## cordic_sin_cos
module cordic_sin_cos(clk,rst,target_angle,x_res,y_res);
 input clk,rst;   
 input signed [19:0] target_angle;    
 output reg signed [19:0] x_res;  
 output reg signed [19:0] y_res;  
 wire signed [19:0] x_res_comb;  
 wire signed [19:0] y_res_comb;  
 reg signed [19:0] x [9:0];   
 reg signed [19:0] y [9:0];   
 wire signed[19:0] arc_tan [8:0];   
 reg  signed[19:0] z[8:0];   
 reg  d[8:0];  
 wire signed [19:0] target_angle_conv;   
 wire [2:0] quadrant_loc;  
 assign arc_tan[0] = {{6{1'b0}},10'b0000101101,4'b0000};    
 assign arc_tan[1] = {{6{1'b0}},10'b0000011010,4'b1001};    
 assign arc_tan[2] = {{6{1'b0}},10'b0000001110,4'b0000};    
 assign arc_tan[3] = {{6{1'b0}},10'b0000000111,4'b0010};    
 assign arc_tan[4] = {{6{1'b0}},10'b0000000011,4'b1001};    
 assign arc_tan[5] = {{6{1'b0}},10'b0000000001,4'b1100};    
 assign arc_tan[6] = {{6{1'b0}},10'b0000000000,4'b1110};    
 assign arc_tan[7] = {{6{1'b0}},10'b0000000000,4'b0111};    
 assign arc_tan[8] = {{6{1'b0}},10'b0000000000,4'b0011};    
 get_conv_target_angle conv_angle(.target_angle(target_angle),.target_angle_conv(target_angle_conv),.quadrant_loc(quadrant_loc));
 output_mapping out_map(.x(x[9][19:0]),.y(y[9][19:0]),.quadrant_loc(quadrant_loc),.x_res(x_res_comb),.y_res(y_res_comb));
 always@(posedge clk)
  begin
    if (rst == 0)
  ...
Settings: LEC_CHECK=0, CAP_MARGIN=20, CELL_PAD_IN_SITES_GLOBAL_PLACEMENT=0, CORE_MARGIN=2, CORE_UTILIZATION=72, GPL_ROUTABILITY_DRIVEN=1, GPL_TIMING_DRIVEN=1, SETUP_SLACK_MARGIN=3.55, SLEW_MARGIN=35, TNS_END_PERCENT=25; clock period 25.7 ns.
run.sh (not shown) runs the stock make flow with config.mk's settings and CLKGATE_MAP_FILE=.
The baseline aborted during 3_5_place_dp on DPL-0038.
Next try:
- CELL_PAD_IN_SITES_GLOBAL_PLACEMENT: 0 -> 2
- GPL_ROUTABILITY_DRIVEN: 1 -> 0
- clock period: 25.7 -> 31.3 ns (I/O delays scaled with it)
Effect: Now the flow did not get past 3_1_place_gp_skip_io. Die area is unchanged. Synthesized cell count is unchanged. Area after synthesis is unchanged.

## exp/cedar
The RTL this note starts from:
==> flow/design.v <==
`timescale 1ns / 1ps
module get_conv_target_angle(
input signed [19:0] target_angle,
output reg signed [19:0] target_angle_conv,
output reg [2:0] quadrant_loc
    );
  always@(*)
    begin
        if ((target_angle >{16'd90,4'd0}) && (target_angle <= {16'd180,4'd0})) target_angle_conv = target_angle - {16'd90,4'd0};
        else if ((target_angle >{16'd180,4'd0}) && (target_angle <= {16'd270,4'd0})) target_angle_conv = target_angle - {16'd180,4'd0};
        else if ((target_angle > {16'd270,4'd0}) && (target_angle <= {16'd360,4'd0})) target_angle_conv = target_angle - {16'd360,4'd0};
        else target_angle_conv = target_angle;
    end 
  always@(*)
    begin
        if ((target_angle >{16'd90,4'd0}) && (target_angle <= {16'd180,4'd0})) quadrant_loc = 3'd2;
        else if ((target_angle >{16'd180,4'd0}) && (target_angle <= {16'd270,4'd0})) quadrant_loc = 3'd3;
        else if ((target_angle > {16'd270,4'd0}) && (target_angle <= {16'd360,4'd0})) quadrant_loc = 3'd4;
        else quadrant_loc = 3'd1;
    end    
endmodule
`timescale 1ns / 1ps
module output_mapping(
input signed [19:0] x, 
input signed [19:0] y,
input [2:0] quadrant_loc,
output reg signed [19:0] x_res,
output reg signed [19:0] y_res
    );
always@(*)
    begin
        if (quadrant_loc == 3'd2) x_res = -y;
        else if (quadrant_loc == 3'd3) x_res = -x;
        else  x_res = x; 
    end
 always@(*)
   begin
     if (quadrant_loc == 3'd2)       y_res = x;
     else if (quadrant_loc == 3'd3)  y_res = -y;
     else                            y_res = y; 
   end
endmodule
`timescale 1ns / 1ps
module cordic_sin_cos(clk,rst,target_angle,x_res,y_res);
 input clk,rst;   
 input signed [19:0] target_angle;    
 output reg signed [19:0] x_res;  
 output reg signed [19:0] y_res;  
 wire signed [19:0] x_res_comb;  
 wire signed [19:0] y_res_comb;  
 reg signed [19:0] x [9:0];   
 reg signed [19:0] y [9:0];   
 wire signed[19:0] arc_tan [8:0];   
 reg  signed[19:0] z[8:0];   
 reg  d[8:0];  
 wire signed [19:0] target_angle_conv;   
 wire [2:0] quadrant_loc;  
 assign arc_tan[0] = {{6{1'b0}},10'b0000101101,4'b0000};    
 assign arc_tan[1] = {{6{1'b0}},10'b0000011010,4'b1001};    
 assign arc_tan[2] = {{6{1'b0}},10'b0000001110,4'b0000};    
 assign arc_tan[3] = {{6{1'b0}},10'b0000000111,4'b0010};    
 assign arc_tan[4] = {{6{1'b0}},10'b0000000011,4'b1001};    
 assign arc_tan[5] = {{6{1'b0}},10'b0000000001,4'b1100};    
 assign arc_tan[6] = {{6{1'b0}},10'b0000000000,4'b1110};    
 assign arc_tan[7] = {{6{1'b0}},10'b0000000000,4'b0111};    
 assign arc_tan[8] = {{6{1'b0}},10'b0000000000,4'b0011};    
 get_conv_target_angle conv_angle(.target_angle(target_angle),.target_angle_conv(target_angle_conv),.quadrant_loc(quadrant_loc));
 output_mapping out_map(.x(x[9][19:0]),.y(y[9][19:0]),.quadrant_loc(quadrant_loc),.x_res(x_res_comb),.y_res(y_res_comb));
 always@(posedge clk)
  begin
    if (rst == 0)
       begin
         x_res [19:0]     <= 20'b0;
         y_res [19:0]     <= 20'b0;  
       end 
    else 
       begin
         x_res [19:0] <= x_res_comb;
         y_res [19:0] <= y_res_comb;
       end
  end
 always@(*)
   begin
      x[0] = 20'b00001001101101110001;  
      y[0] = 20'b00000000000000000000;  
      z[0] = target_angle_conv;  
      d[0] = (z[0][19] == 0) ? 1 : 0;   
   end
 always@(*)
   begin
     x[1] = (d[0] == 1) ? (x[0] - y[0]) : (x[0]+y[0]);
     y[1] = (d[0] == 1) ? (y[0] + x[0]) : (y[0]-x[0]);
     z[1] = (d[0] == 1) ? (z[0] - arc_tan[0]) : (z[0]+arc_tan[0]);
     d[1] = (z[1][19] == 0) ? 1 : 0;
     x[2] = (d[1] == 1) ? (x[1] - (y[1]>>>1)) : (x[1]+(y[1]>>>1));
     y[2] = (d[1] == 1) ? (y[1] + (x[1]>>>1)) : (y[1]-(x[1]>>>1));
     z[2] = (d[1] == 1) ? (z[1] - arc_tan[1]) : (z[1]+arc_tan[1]);
     d[2] = (z[2][19] == 0) ? 1 : 0;   
     x[3] = (d[2] == 1) ? (x[2] - (y[2]>>>2)) : (x[2]+(y[2]>>>2));
     y[3] = (d[2] == 1) ? (y[2] + (x[2]>>>2)) : (y[2]-(x[2]>>>2));
     z[3] = (d[2] == 1) ? (z[2] - arc_tan[2]) : (z[2]+arc_tan[2]);
     d[3] = (z[3][19] == 0) ? 1 : 0; 
     x[4] = (d[3] == 1) ? (x[3] - (y[3]>>>3)) : (x[3]+(y[3]>>>3));
     y[4] = (d[3] == 1) ? (y[3] + (x[3]>>>3)) : (y[3]-(x[3]>>>3));
     z[4] = (d[3] == 1) ? (z[3] - arc_tan[3]) : (z[3]+arc_tan[3]);
     d[4] = (z[4][19] == 0) ? 1 : 0; 
     x[5] = (d[4] == 1) ? (x[4] - (y[4]>>>4)) : (x[4]+(y[4]>>>4));
     y[5] = (d[4] == 1) ? (y[4] + (x[4]>>>4)) : (y[4]-(x[4]>>>4));
     z[5] = (d[4] == 1) ? (z[4] - arc_tan[4]) : (z[4]+arc_tan[4]);
     d[5] = (z[5][19] == 0) ? 1 : 0; 
     x[6] = (d[5] == 1) ? (x[5] - (y[5]>>>5)) : (x[5]+(y[5]>>>5));
     y[6] = (d[5] == 1) ? (y[5] + (x[5]>>>5)) : (y[5]-(x[5]>>>5));
     z[6] = (d[5] == 1) ? (z[5] - arc_tan[5]) : (z[5]+arc_tan[5]);
     d[6] = (z[6][19] == 0) ? 1 : 0; 
     x[7] = (d[6] == 1) ? (x[6] - (y[6]>>>6)) : (x[6]+(y[6]>>>6));
     y[7] = (d[6] == 1) ? (y[6] + (x[6]>>>6)) : (y[6]-(x[6]>>>6));
     z[7] = (d[6] == 1) ? (z[6] - arc_tan[6]) : (z[6]+arc_tan[6]);
     d[7] = (z[7][19] == 0) ? 1 : 0; 
     x[8] = (d[7] == 1) ? (x[7] - (y[7]>>>7)) : (x[7]+(y[7]>>>7));
     y[8] = (d[7] == 1) ? (y[7] + (x[7]>>>7)) : (y[7]-(x[7]>>>7));
     z[8] = (d[7] == 1) ? (z[7] - arc_tan[7]) : (z[7]+arc_tan[7]);
     d[8] = (z[8][19] == 0) ? 1 : 0; 
     x[9] = (d[8] == 1) ? (x[8] - (y[8]>>>8)) : (x[8]+(y[8]>>>8));
     y[9] = (d[8] == 1) ? (y[8] + (x[8]>>>8)) : (y[8]-(x[8]>>>8));
     z[9] = (d[8] == 1) ? (z[8] - arc_tan[8]) : (z[8]+arc_tan[8]);
     d[9] = (z[9][19] == 0) ? 1 : 0; 
   end
endmodule
Settings: LEC_CHECK=0, CAP_MARGIN=0, CELL_PAD_IN_SITES_DETAIL_PLACEMENT=1, CELL_PAD_IN_SITES_GLOBAL_PLACEMENT=1, CORE_MARGIN=7, CORE_UTILIZATION=40, CTS_CLUSTER_DIAMETER=319, GPL_TIMING_DRIVEN=0, SLEW_MARGIN=20; clock period 35.0 ns.
Here is what was changed in the inputs of exp/zinc compared with exp/cedar.
- HOLD_SLACK_MARGIN now 0.3, previously not set
- CELL_PAD_IN_SITES_DETAIL_PLACEMENT no longer set, was 1
- GPL_TIMING_DRIVEN no longer set, was 0
- CORE_MARGIN now 2, was 7
- CAP_MARGIN now 25, was 0
- CELL_PAD_IN_SITES_GLOBAL_PLACEMENT no longer set, was 1
- CORE_ASPECT_RATIO now 1.75, previously not set
- SETUP_SLACK_MARGIN now -0.85, previously not set
- SLEW_MARGIN now 10, was 20
- CTS_CLUSTER_DIAMETER no longer set, was 319
- CORE_UTILIZATION now 32, was 40
- TNS_END_PERCENT now 20, previously not set
==> comparison <==
- Compare exp/cedar and exp/zinc | highest clock rate lower: exp/zinc
- exp/zinc — clock-buffer cell count 1 lower, exp/cedar as reference
- Higher final instance count without filler cells goes to exp/zinc over exp/cedar.
- sky130_fd_sc_hd__clkbuf_1 as the master of the slowest instance on the critical path was reported by exp/cedar, and sky130_fd_sc_hd__o41ai_1 by exp/zinc.
- Global routing usage on met3: exp/cedar vs exp/zinc, no meaningful difference
## Diff of input files: exp/pepper against exp/zinc
- SLEW_MARGIN changed from 10 to 20
- SETUP_SLACK_MARGIN removed (was -0.85)
- CORE_ASPECT_RATIO removed (was 1.75)
- HOLD_SLACK_MARGIN removed (was 0.3)
- CAP_MARGIN changed from 25 to 20
- CORE_UTILIZATION changed from 32 to 40
- TNS_END_PERCENT removed (was 20)
- the clock period (ns, I/O delays scaled along) changed from 35.0 to 33.7
## What came out
- Compared with exp/zinc, in exp/pepper total global-route track usage increased by 1.8 points relative to the old numbers; number of cells after detailed placement decreased by 149 relative to the old numbers.
Inputs modified between exp/pepper and exp/onyx:
- putting PLACE_DENSITY_LB_ADDON at 0.0 where nothing was set
- swapping 40 for 72 in CORE_UTILIZATION
- swapping 33.7 for 27.5 in the clock period (ns, I/O delays scaled along)
## What came out
- Reported for exp/onyx and exp/pepper, number of flops mapped to enable cells by yosys turned out identical to the last digit.
- Weighted congestion at the end of routability-driven global placement of exp/onyx exceeds that of exp/pepper by a little under 10%.
- Diff exp/pepper -> exp/onyx | detailed placer's ending HPWL | up by more than a quarter
- Cell count after placement up 7.5% in exp/onyx wrt exp/pepper
- Compared exp/pepper against exp/onyx; fraction of registers with async set or reset after synthesis within noise.
- exp/onyx vs. exp/pepper: post-placement worst setup slack moved down; number of cell rows has decreased; vertical die dimension dropped about 25%; share of the core filled by cells before placement now larger.
- Comparing exp/onyx and exp/pepper, the one run not ending clean was exp/onyx.
- Compared with exp/pepper, exp/onyx shows die area that has gone down by more than a quarter.
- exp/pepper -> exp/onyx: area figure in the yosys stat output delta 0, exact match
